// digital_loc
module digital_loc(
    input key_a,
    input key_b,
    input key_c,
    input key_d,
    input reset,
	 input clk,
    output [6:0] postion_state,
	 output  [3:0] x,
	 output reg [1:0] Led2,
	 output  [3:0] selector,
	 output reg dot,
	 output S_CLK,
	 output LR_CLK,
	 output M_CLK,
	 output  Sin
    );
	  wire tick;
	 reg [3:0] min2; reg[3:0] min1; reg[2:0] H1; reg [3:0] H2;
	 reg [3:0] A_min2; reg [3:0] A_min1; reg [1:0] A_H1; reg [3:0] A_H2;
	 reg [5:0] sec;
	 ClockDivider twohundredHZ(clk, tick, reset);
	 wire tempa, tempb, tempc, tempd;
	 Debouncing a(key_a,clk,tick,reset,tempa),
					b(key_b,clk,tick,reset,tempb),
					c(key_c,clk,tick,reset,tempc),
					d(key_d,clk,tick,reset,tempd);
	 wire tempAA,tempBB,tempCC,tempDD;
	Rising_Edge_Detector		AA(tempa,clk,tick,reset,tempAA),
									BB(tempb,clk,tick,reset,tempBB),
									CC(tempc,clk,tick,reset,tempCC),
									DD(tempd,clk,tick,reset,tempDD);
integer interal_counter;
reg alarm_sound;
reg [20:0] old_value;
reg condition_alarm;
 reg [3:0] state, nextState;
parameter state_Clock=4'b0001        ,state_Adjust_min2= 4'b0010;
parameter state_Adjust_min1= 4'b0011 ,state_Adjust_H2= 4'b0100;
parameter state_Adjust_H1= 4'b0101   ,state_Adjust_Amin2= 4'b0110;
parameter state_Adjust_Amin1= 4'b0111,state_Adjust_AH2= 4'b1000;
parameter state_Adjust_AH1= 4'b1001  ,state_Pause=4'b1010;
parameter state_Stop_A= 4'b1011      , state_Adjust_X=4'b1111;
assign x = state;
always @(*)
	condition_alarm = (state == state_Adjust_Amin2) || (state == state_Adjust_Amin1) ||
	                  (state == state_Adjust_AH2)   || (state == state_Adjust_AH1);
always @ (*)
  ...
For scale: ~1800 cells after synthesis, about 260 flip-flops, roughly 28 I/O pins.
clock: 8.47 ns
lec_check: 0
cap_margin: 20
cell_pad_in_sites_detail_placement: 0
cell_pad_in_sites_global_placement: 1
core_margin: 2
core_utilization: 17
cts_cluster_diameter: 78
cts_cluster_size: 100
place_density_lb_addon: 0.22
setup_slack_margin: -0.31
slew_margin: 20
run.sh (not shown) runs the stock make flow with config.mk's settings and CLKGATE_MAP_FILE=.
The baseline completed without violations.
Next try:
Settings changed: ABC_AREA set to 1, CELL_PAD_IN_SITES_DETAIL_PLACEMENT 0 to not set, CELL_PAD_IN_SITES_GLOBAL_PLACEMENT 1 to not set, CORE_UTILIZATION 17 to 70, CTS_CLUSTER_DIAMETER 78 to not set, CTS_CLUSTER_SIZE 100 to not set, PLACE_DENSITY_LB_ADDON 0.22 to not set, SETUP_SLACK_MARGIN -0.31 to not set.
Clock period 8.47 ns to 3.21 ns, I/O delays scaled along.
Effect: The new run finished clean. Hold slack got worse by 440 ps. Sequential share of layout area falls by 1.1 points. Clock skew falls by 19 ps. Count of clock-buffer cells in the layout rises by 8. Non-clock buffer count rises by 36.
Next try:
Settings changed: CORE_UTILIZATION 70 to 72, CTS_CLUSTER_DIAMETER set to 232.
Clock period 3.21 ns to 2.99 ns, I/O delays scaled along.
What happened: The new run finished with negative setup slack left; worst hold slack degrades by 41 ps; clock skew increases by 7.3 ps; synthesized cell count does not change; clock power increases by a few percent; routed wire length increases by a few percent.
Next try:
Settings changed: ABC_AREA 1 to not set, CORE_UTILIZATION 72 to 29, CTS_CLUSTER_DIAMETER 232 to not set.
Clock period 2.99 ns to 5.3 ns, I/O delays scaled along.
Now the flow finished clean; setup slack improved by 1000 ps; total power came out lower by 44%; non-clock buffer count came out lower by 65; clock-buffer cell count came out higher by 5.

digital_loc again, from the RTL that the note above started with.
Design digital_loc, start of the top module:
module digital_loc(
    input key_a,
    input key_b,
    input key_c,
    input key_d,
    input reset,
	 input clk,
    output [6:0] postion_state,
	 output  [3:0] x,
	 output reg [1:0] Led2,
	 output  [3:0] selector,
	 output reg dot,
	 output S_CLK,
	 output LR_CLK,
	 output M_CLK,
	 output  Sin
    );
	  wire tick;
	 reg [3:0] min2; reg[3:0] min1; reg[2:0] H1; reg [3:0] H2;
	 reg [3:0] A_min2; reg [3:0] A_min1; reg [1:0] A_H1; reg [3:0] A_H2;
	 reg [5:0] sec;
	 ClockDivider twohundredHZ(clk, tick, reset);
	 wire tempa, tempb, tempc, tempd;
	 Debouncing a(key_a,clk,tick,reset,tempa),
					b(key_b,clk,tick,reset,tempb),
					c(key_c,clk,tick,reset,tempc),
					d(key_d,clk,tick,reset,tempd);
	 wire tempAA,tempBB,tempCC,tempDD;
	Rising_Edge_Detector		AA(tempa,clk,tick,reset,tempAA),
									BB(tempb,clk,tick,reset,tempBB),
									CC(tempc,clk,tick,reset,tempCC),
									DD(tempd,clk,tick,reset,tempDD);
integer interal_counter;
reg alarm_sound;
reg [20:0] old_value;
reg condition_alarm;
 reg [3:0] state, nextState;
parameter state_Clock=4'b0001        ,state_Adjust_min2= 4'b0010;
parameter state_Adjust_min1= 4'b0011 ,state_Adjust_H2= 4'b0100;
parameter state_Adjust_H1= 4'b0101   ,state_Adjust_Amin2= 4'b0110;
parameter state_Adjust_Amin1= 4'b0111,state_Adjust_AH2= 4'b1000;
parameter state_Adjust_AH1= 4'b1001  ,state_Pause=4'b1010;
parameter state_Stop_A= 4'b1011      , state_Adjust_X=4'b1111;
assign x = state;
always @(*)
	condition_alarm = (state == state_Adjust_Amin2) || (state == state_Adjust_Amin1) ||
	                  (state == state_Adjust_AH2)   || (state == state_Adjust_AH1);
always @ (*)
if(!tempAA && !tempBB   )
	nextState=state;
else
 case (state)
	state_Clock: begin if(tempAA) nextState = state_Adjust_min2;
	else if(tempBB) nextState =state_Pause;
	else  nextState = state_Clock; end
	state_Pause: begin if(tempBB) nextState=state_Clock;
	else nextState=state_Pause; end
	state_Adjust_min2: begin if(tempAA) nextState= state_Adjust_min1;
	else nextState= state_Clock; end
	state_Adjust_min1: begin if(tempAA) nextState= state_Adjust_H2;
	else nextState= state_Clock; end
	state_Adjust_H2: begin if(tempAA) nextState= state_Adjust_H1;
	else nextState= state_Clock; end
	state_Adjust_H1: begin if(tempAA) nextState= state_Adjust_Amin2;
	else nextState= state_Clock; end
  ...
Settings: LEC_CHECK=0, ABC_AREA=1, CAP_MARGIN=20, CORE_MARGIN=2, CORE_UTILIZATION=72, CTS_CLUSTER_DIAMETER=379, CTS_CLUSTER_SIZE=11, SETUP_SLACK_MARGIN=0.7, SLEW_MARGIN=20; clock period 2.96 ns.
Next try:
ABC_AREA = not set   (was 1)
CORE_UTILIZATION = 10   (was 72)
CTS_CLUSTER_DIAMETER = not set   (was 379)
CTS_CLUSTER_SIZE = not set   (was 11)
SETUP_SLACK_MARGIN = not set   (was 0.7)
clock period = 12.7 ns   (was 2.96 ns; I/O delays follow)
Result: The new run finished clean. Clock skew stays flat. Design area falls by a few percent. Core utilization drops by 75 points. Non-clock buffer count drops by 132. Cell count increases by a quarter to a third. Die size goes up to 6.4 times its value. Routed wire length is lower by a quarter to a third. Hold slack is better by 0.42 ns. Power is lower by well over a third. Area after synthesis falls by a little under a tenth.

digital_loc again, from the RTL that the note above started with.
Settings: LEC_CHECK=0, ABC_AREA=1, CAP_MARGIN=0, CORE_ASPECT_RATIO=0.7, CORE_MARGIN=2, CORE_UTILIZATION=72, CTS_CLUSTER_DIAMETER=379, CTS_CLUSTER_SIZE=11, PLACE_DENSITY=0.4, SETUP_SLACK_MARGIN=0.7, SLEW_MARGIN=20; clock period 2.96 ns.
Change:
- CAP_MARGIN: 0 -> 20
- CORE_ASPECT_RATIO: 0.7 -> unset
- CTS_CLUSTER_DIAMETER: 379 -> unset
- CTS_CLUSTER_SIZE: 11 -> unset
- PLACE_DENSITY: 0.4 -> unset
- SETUP_SLACK_MARGIN: 0.7 -> unset
- clock period: 2.96 -> 2.97 ns (I/O delays scaled with it)
=> With this change the flow reached the layout checks and failed them: hold timing. Design area falls by 3.6%. Power goes up by 7.1%. Wire length is lower by 11%. Core utilization decreases by 2.8 points. Worst setup slack barely changes.

Starting RTL as in the previous note.
clock: 2.95 ns
lec_check: 0
abc_area: 1
cap_margin: 20
cell_pad_in_sites_global_placement: 0
core_margin: 2
core_utilization: 72
cts_cluster_diameter: 105
gpl_timing_driven: 1
min_routing_layer: met1
place_density: 0.66
slew_margin: 20
The first run finished with hold timing, setup timing left.
Then changed:
- ABC_AREA: 1 -> default
- CORE_ASPECT_RATIO: default -> 0.91
- CTS_CLUSTER_DIAMETER: 105 -> 32
- HOLD_SLACK_MARGIN: default -> 0.3
- PLACE_DENSITY: 0.66 -> default
- SETUP_SLACK_MARGIN: default -> -0.18
- clock period: 2.95 -> 2.98 ns (I/O delays scaled with it)
=> The new run completed and failed the layout checks on setup timing. Register-to-register slack stays flat. Non-clock buffer count climbs by 26. Cell area drops by 3.4%. Synthesized cell count drops by 27%. Via count drops by 21%.

Starting RTL as in the previous note.
clock: 10.0 ns
lec_check: 0
cap_margin: 20
core_margin: 8
core_utilization: 40
hold_slack_margin: -0.08
slew_margin: 30
The first run went through all stages and came out clean.
Change:
CORE_MARGIN = 2   (was 8)
CORE_UTILIZATION = 56   (was 40)
HOLD_SLACK_MARGIN = not set   (was -0.08)
SLEW_MARGIN = 20   (was 30)
clock period = 5.35 ns   (was 10.0 ns; I/O delays follow)
Result: Final cell count is lower by 6.2%; synthesized area does not change; power is higher by 87%; worst setup slack gets worse by 3.7 ns.

## JK
Starting RTL as in the previous note.
==> flow/config.mk <==
export PLATFORM = sky130hd
export DESIGN_NAME = digital_loc
export DESIGN_NICKNAME = digital_loc
export VERILOG_FILES = /design/flow/design.v
export SDC_FILE = /design/flow/constraint.sdc
export NUM_CORES = 4
export LEC_CHECK = 0
export CAP_MARGIN = 20
export CELL_PAD_IN_SITES_DETAIL_PLACEMENT = 2
export CELL_PAD_IN_SITES_GLOBAL_PLACEMENT = 1
export CORE_ASPECT_RATIO = 0.84
export CORE_MARGIN = 2
export CORE_UTILIZATION = 40
export CTS_CLUSTER_DIAMETER = 32
export GPL_TIMING_DRIVEN = 0
export MAX_ROUTING_LAYER = met4
export MIN_ROUTING_LAYER = met2
export PLACE_DENSITY = 0.45
export SLEW_MARGIN = 20
export TNS_END_PERCENT = 20
==> flow/constraint.sdc <==
create_clock -name core_clock -period 3.66 [get_ports {clk}]
set_input_delay 0.7320 -clock core_clock [delete_from_list [all_inputs] [get_ports {clk}]]
set_output_delay 0.7320 -clock core_clock [all_outputs]
set_load 0.01 [all_outputs]
Finished, but not clean: JK, with setup timing.
Input-level comparison between MS and JK:
Settings: a deleted CELL_PAD_IN_SITES_DETAIL_PLACEMENT that had been 2; a deleted CELL_PAD_IN_SITES_GLOBAL_PLACEMENT that had been 1; a deleted TNS_END_PERCENT that had been 20; a deleted GPL_TIMING_DRIVEN that had been 0; a deleted PLACE_DENSITY that had been 0.45; a deleted MIN_ROUTING_LAYER that had been met2; a deleted CORE_ASPECT_RATIO that had been 0.84; a change of SLEW_MARGIN from 20 to 5; a change of CAP_MARGIN from 20 to 10; a deleted CTS_CLUSTER_DIAMETER that had been 32; an added CTS_CLUSTER_SIZE of 15; a change of the clock period (ns, I/O delays scaled along) from 3.66 to 10.0.
## What came out
The flow did not stop early for MS: all stages ran, and the layout cleared the timing, design-rule and antenna checks.
Maximum number of pins on one net before global-route repair in MS is 42% higher than in JK
In MS, combinational share of power is higher than in JK.
MS against JK: initial standard-cell utilization of the core held steady, number of placed instances with taps included shrank by 3.2%, global-route wire length before repair shrank by about 32%.
Taking JK as the reference, in MS final weighted congestion in routability-driven placement went down by 6.3%, number of vias in the routed layout saw a decrease, post-cts repair resize count fell by 58.
Count of buffers added by post-CTS timing repair for setup in MS is 2 below JK.
Compared with JK, in MS wire length on met1 went up 18000 um; utilization down 5.1 points.
Setup changes, MS to AL
Settings: ABC_AREA: unset -> 1; GPL_TIMING_DRIVEN: unset -> 0; CELL_PAD_IN_SITES_GLOBAL_PLACEMENT: unset -> 3; CORE_MARGIN: 2 -> 10; CORE_UTILIZATION: 40 -> 59; TNS_END_PERCENT: unset -> 75.
### Flow results
Share of synthesized cell area in and, or, nand and nor gates (AL over MS): increase, 11 points
As the logs show, AL stopped at global placement without I/O after a tool error, so it never reached the end of the flow.
Going from MS to AL, width of the chip shrank by a few percent.
In the tables for AL and MS, area of the die reads lower with AL.
Synthesized area, AL and MS, lower one = MS.
On AL: number of different library cells in the post-synthesis netlist is 34 lower than what MS gave.
Cmp AL vs MS: adder-cell share of the synthesized area lower in AL
AL — area figure in the yosys stat output 8.9% higher, MS as reference
Average cell area after synthesis came out lower on AL than on MS.
Summary: with MS as the reference, synthesized cell count in AL moved up by more than a quarter.
Input-level comparison between TR and AL:
Settings: removing ABC_AREA (formerly 1); changing CORE_UTILIZATION from 59 to 40; removing TNS_END_PERCENT (formerly 75); changing CAP_MARGIN from 10 to 20; removing CELL_PAD_IN_SITES_GLOBAL_PLACEMENT (formerly 3); removing MAX_ROUTING_LAYER (formerly met4); changing SLEW_MARGIN from 5 to 20; changing CORE_MARGIN from 10 to 2; removing CTS_CLUSTER_SIZE (formerly 15); removing GPL_TIMING_DRIVEN (formerly 0); changing the clock period (ns, I/O delays scaled along) from 10.0 to 4.9.
- AL: it failed during global placement without I/O, and the tool reported GPL-0301.
- Every stage of the flow completed for TR, and the final layout passed the timing, design-rule and antenna checks.
- Row post-synthesis compound-gate area fraction: TR higher / AL lower
- Area fraction in and, or, nand and nor cells after synthesis is lower on TR
- Diff AL -> TR | register area share after synthesis | increase of 3.3 points
- Against AL, total core area in TR came out worse.
- Summary of TR over AL: number of cell instances after yosys synthesis shows a reduction of 689, area after synthesis went down by about 8%.
- AL -> TR: mean instance size in the synthesized netlist increased by more than a quarter
- TR ended up with a higher number of core rows than AL did.
- Adder-cell share of the synthesized area for TR: 0.46 points up relative to AL
- Going from AL to TR, area figure in the yosys stat output shrank by a little under 10%.
Power figures rest on the tool's default switching activity, not on a simulated workload.
